== run 1 ==
==> flow/design.v <==
module matrix_mult
    (   input Clock,
        input reset,  
        input Enable,     
        input [71:0] A,
        input [71:0] B,
        output reg [71:0] C,
        output reg done      
    );
reg signed [7:0] matA [2:0][2:0];
reg signed [7:0] matB [2:0][2:0];
reg signed [7:0] matC [2:0][2:0];
integer i,j,k;   
reg first_cycle;     
reg end_of_mult;     
reg signed [15:0] temp;  
always @(posedge Clock or posedge reset)
begin
    if(reset == 1) begin     
        i = 0;
        j = 0;
        k = 0;
        temp = 0;
        first_cycle = 1;
        end_of_mult = 0;
        done = 0;
        for(i=0;i<=2;i=i+1) begin
            for(j=0;j<=2;j=j+1) begin
                matA[i][j] = 8'd0;
                matB[i][j] = 8'd0;
                matC[i][j] = 8'd0;
            end
        end
    end
    else begin   
        if(Enable == 1)      
            if(first_cycle == 1) begin      
                for(i=0;i<=2;i=i+1) begin
                    for(j=0;j<=2;j=j+1) begin
                        matA[i][j] = A[(i*3+j)*8+:8];
                        matB[i][j] = B[(i*3+j)*8+:8];
                        matC[i][j] = 8'd0;
                    end
                end
                first_cycle = 0;
                end_of_mult = 0;
                temp = 0;
                i = 0;
                j = 0;
                k = 0;
            end
            else if(end_of_mult == 0) begin      
                temp = matA[i][k]*matB[k][j];
                matC[i][j] = matC[i][j] + temp[7:0];     
                if(k == 2) begin
                    k = 0;
                    if(j == 2) begin
                        j = 0;
                        if (i == 2) begin
                            i = 0;
                            end_of_mult = 1;
                        end
                        else
                            i = i + 1;
                    end
                    else
                        j = j+1;
                end
                else
                    k = k+1;
            end
            else if(end_of_mult == 1) begin      
                for(i=0;i<=2;i=i+1) begin    
                    for(j=0;j<=2;j=j+1) begin     
                        C[(i*3+j)*8+:8] = matC[i][j];
                    end
                end
                done = 1;    
            end
    end
end
endmodule
module top(
    input clk,              
    input rst,              
    input cyc,              
    input stb,              
    input we,               
	input [3:0] wb_sel,     
    input [31:0] adr,       
    input [31:0] dat_mosi,  
    output reg [31:0] dat_miso,  
    output reg ack,             
    output reg err              
);
parameter A_OFFSET = 0;     
parameter B_OFFSET = 9;     
parameter C_OFFSET = 18;    
parameter MAT_SIZE = 9;     
parameter INT_WIDTH = 8;  
reg [71:0] A, B;
reg Enable;
reg reset_matrix;
wire [71:0] C;
wire done;
matrix_mult mm_inst(
    .Clock(clk),
    .reset(reset_matrix),
    .Enable(Enable),
    .A(A),
    .B(B),
    .C(C),
    .done(done)
);
always @(posedge clk or posedge rst) begin
    if (rst) begin
        dat_miso <= 32'b0;
        ack <= 0;
        err <= 0;
        reset_matrix <= 1;
        Enable <= 0;
        A <= 72'b0;
        B <= 72'b0;
    end else if (cyc && stb) begin
        ack <= 0;
        err <= 0;
        reset_matrix <= 0;
        if (we && wb_sel[0]) begin
            reset_matrix <= 1;
            if (adr < A_OFFSET+MAT_SIZE) begin
                A[((adr-A_OFFSET)*INT_WIDTH)+:INT_WIDTH] <= dat_mosi[7:0];
                ack <= 1;
            end else if (adr >=B_OFFSET && adr < B_OFFSET+MAT_SIZE) begin
                B[((adr-B_OFFSET)*INT_WIDTH)+:INT_WIDTH] <= dat_mosi[7:0];
                ack <= 1;
            end else begin
                err <= 1;
            end
        end else if (!we) begin
            if (adr >= C_OFFSET && adr < C_OFFSET+MAT_SIZE) begin
                Enable <= 1;
                if (done) begin
                    dat_miso[7:0] <= C[(adr-C_OFFSET)*INT_WIDTH+:INT_WIDTH];
                    ack <= 1;
                    Enable <= 0;
                end
            end else begin
                err <= 1;
            end
        end
    end else begin
        ack <= 0;
        err <= 0;
    end
end
endmodule
Settings: LEC_CHECK=0, ABC_AREA=0, CAP_MARGIN=40, CELL_PAD_IN_SITES_GLOBAL_PLACEMENT=3, CORE_ASPECT_RATIO=0.82, CORE_MARGIN=9, CORE_UTILIZATION=24, GPL_ROUTABILITY_DRIVEN=0, HOLD_SLACK_MARGIN=0.05, MAX_ROUTING_LAYER=met4, MIN_ROUTING_LAYER=met2, SETUP_SLACK_MARGIN=-0.29, SLEW_MARGIN=15, TNS_END_PERCENT=80; clock period 7.79 ns.
run.sh (not shown) runs the stock make flow with config.mk's settings and CLKGATE_MAP_FILE=.
Status run 1: flow complete, layout not clean - negative setup slack
## Diff of input files: run 2 against run 1
==> flow/config.mk <==
export PLATFORM = sky130hd
export DESIGN_NAME = top
export DESIGN_NICKNAME = top
export VERILOG_FILES = /design/flow/design.v
export SDC_FILE = /design/flow/constraint.sdc
export NUM_CORES = 4
export LEC_CHECK = 0
export CAP_MARGIN = 20
export CORE_MARGIN = 2
export CORE_UTILIZATION = 40
export SETUP_SLACK_MARGIN = 0.37
export SLEW_MARGIN = 20
==> flow/constraint.sdc <==
create_clock -name core_clock -period 9.06 [get_ports {clk}]
set_input_delay 1.8120 -clock core_clock [delete_from_list [all_inputs] [get_ports {clk}]]
set_output_delay 1.8120 -clock core_clock [all_outputs]
set_load 0.01 [all_outputs]
Findings:
Of run 1 and run 2, just one finished clean: run 2. [compare] base=run 1 new=run 2: number of well-tap cells placed lost 41%, time the worst path needs with I/O delays and setup rose 450 ps. The sequential share of layout area of run 2 exceeds that of run 1 by 3.2 points. [diff] full die area, run 2 relative to run 1: improvement. Power drawn by the combinational cells (run 2 over run 1): decrease, 31%. Between run 1 and run 2, the flow reports switching power summed over all nets decreasing by more than a quarter. On sequential cell area in the final layout, run 1 and run 2 are basically level. As of run 2, count of clock-buffer cells in the layout had fallen by a few percent compared to run 1.
Modified inputs, run 3 compared to run 2
diff --git a/flow/config.mk b/flow/config.mk
--- a/flow/config.mk
+++ b/flow/config.mk
@@ -9,4 +9,4 @@
 export CORE_MARGIN = 2
-export CORE_UTILIZATION = 40
-export SETUP_SLACK_MARGIN = 0.37
+export CORE_UTILIZATION = 58
+export SETUP_SLACK_MARGIN = -0.7
 export SLEW_MARGIN = 20
==> flow/constraint.sdc <==
create_clock -name core_clock -period 7.49 [get_ports {clk}]
set_input_delay 1.4980 -clock core_clock [delete_from_list [all_inputs] [get_ports {clk}]]
set_output_delay 1.4980 -clock core_clock [all_outputs]
set_load 0.01 [all_outputs]
### Flow results
- Final checks on run 3, whose flow otherwise completed, came back failing, citing negative setup slack.
- Sequential fraction of total cell area: run 3 vs run 2 down 0.41 points
- Worst setup slack after placement: run 3 and run 2 compared, lower one is run 3
- On via count, run 3 does worse than run 2.
- Worst setup path startpoint: mm_inst.k[0] -> run 3, mm_inst.k[1] -> run 2
- Looking at area of the die, run 3 sits 31% lower than run 2 does.
- Comparing the two runs side by side, run 3 comes out behind run 2 on worst hold margin.
- Between run 2 and run 3, the flow reports non-clock buffer instance count of the final layout increasing by more than half.
- When the final numbers for run 3 and run 2 were put side by side, the final area turned out to be smaller in run 2.
- Diff run 3 and run 2: wire length higher in run 2
- Diff run 2..run 3 | aoi/oai-family share of the synthesized area | unchanged
- Diff run 2 -> run 3 | switching power | up by more than 10%
- Looking at clock-buffer cell count, run 3 sits 8.1% lower than run 2 does.
What run 4 does differently from run 3 at the input level:
diff --git a/flow/config.mk b/flow/config.mk
--- a/flow/config.mk
+++ b/flow/config.mk
@@ -7,6 +7,7 @@
 export LEC_CHECK = 0
-export CAP_MARGIN = 20
+export CAP_MARGIN = 0
 export CORE_MARGIN = 2
-export CORE_UTILIZATION = 58
-export SETUP_SLACK_MARGIN = -0.7
+export CORE_UTILIZATION = 72
+export CTS_CLUSTER_DIAMETER = 380
+export PLACE_DENSITY_LB_ADDON = 0.0
 export SLEW_MARGIN = 20
==> flow/constraint.sdc <==
create_clock -name core_clock -period 7.0 [get_ports {clk}]
set_input_delay 1.4000 -clock core_clock [delete_from_list [all_inputs] [get_ports {clk}]]
set_output_delay 1.4000 -clock core_clock [all_outputs]
set_load 0.01 [all_outputs]
[summary]
What the final checks of run 4 revealed, after a flow that finished every stage, was a layout that fails on negative setup slack. Between run 3 and run 4, the switching power as a share of total power does not differ in any meaningful way. Cmp run 3 and run 4 / clock buffer count from CTS / higher: run 3. Run 4 does better than run 3 on core area. Delta (run 4 minus run 3): number of nets at the end of the flow up about 0.7%; final cell utilization of the core up 17 points; routed wire length up about 7%. Area of the die: run 3 and run 4 compared, higher one is run 3.
> inputs changed (run 4 -> run 5)
==> flow/config.mk <==
export PLATFORM = sky130hd
export DESIGN_NAME = top
export DESIGN_NICKNAME = top
export VERILOG_FILES = /design/flow/design.v
export SDC_FILE = /design/flow/constraint.sdc
export NUM_CORES = 4
export LEC_CHECK = 0
export CAP_MARGIN = 20
export CORE_MARGIN = 2
export CORE_UTILIZATION = 19
export SLEW_MARGIN = 20
==> flow/constraint.sdc <==
create_clock -name core_clock -period 9.06 [get_ports {clk}]
set_input_delay 1.8120 -clock core_clock [delete_from_list [all_inputs] [get_ports {clk}]]
set_output_delay 1.8120 -clock core_clock [all_outputs]
set_load 0.01 [all_outputs]
Run 5 finished every stage and its layout cleared the timing, design-rule and antenna checks. Against run 4 as the reference, run 5 delivers a higher register-to-register slack. The global routing usage on met2 of run 5 falls short of that of run 4 by 46 points. Of run 5 and run 4, it is run 5 that has the higher placed cell count. Of run 5 and run 4, the higher period utilization belongs to run 4. The wire length reported for run 5 is smaller than that of run 4 by 3.6 mm. Relative to run 4, the final estimated routing congestion in global placement measured on run 5 has decreased by a little under 10%. Via count for run 5 is lower than for run 4. Re switching share of power: run 5 and run 4 aren't equal, and the lower value belongs to run 5. Run 5 -> run 4: post-synthesis share of cell area spent on full adders, half adders and majority gates delta 0, exact match.
Power is estimated from default activity; no workload was simulated.
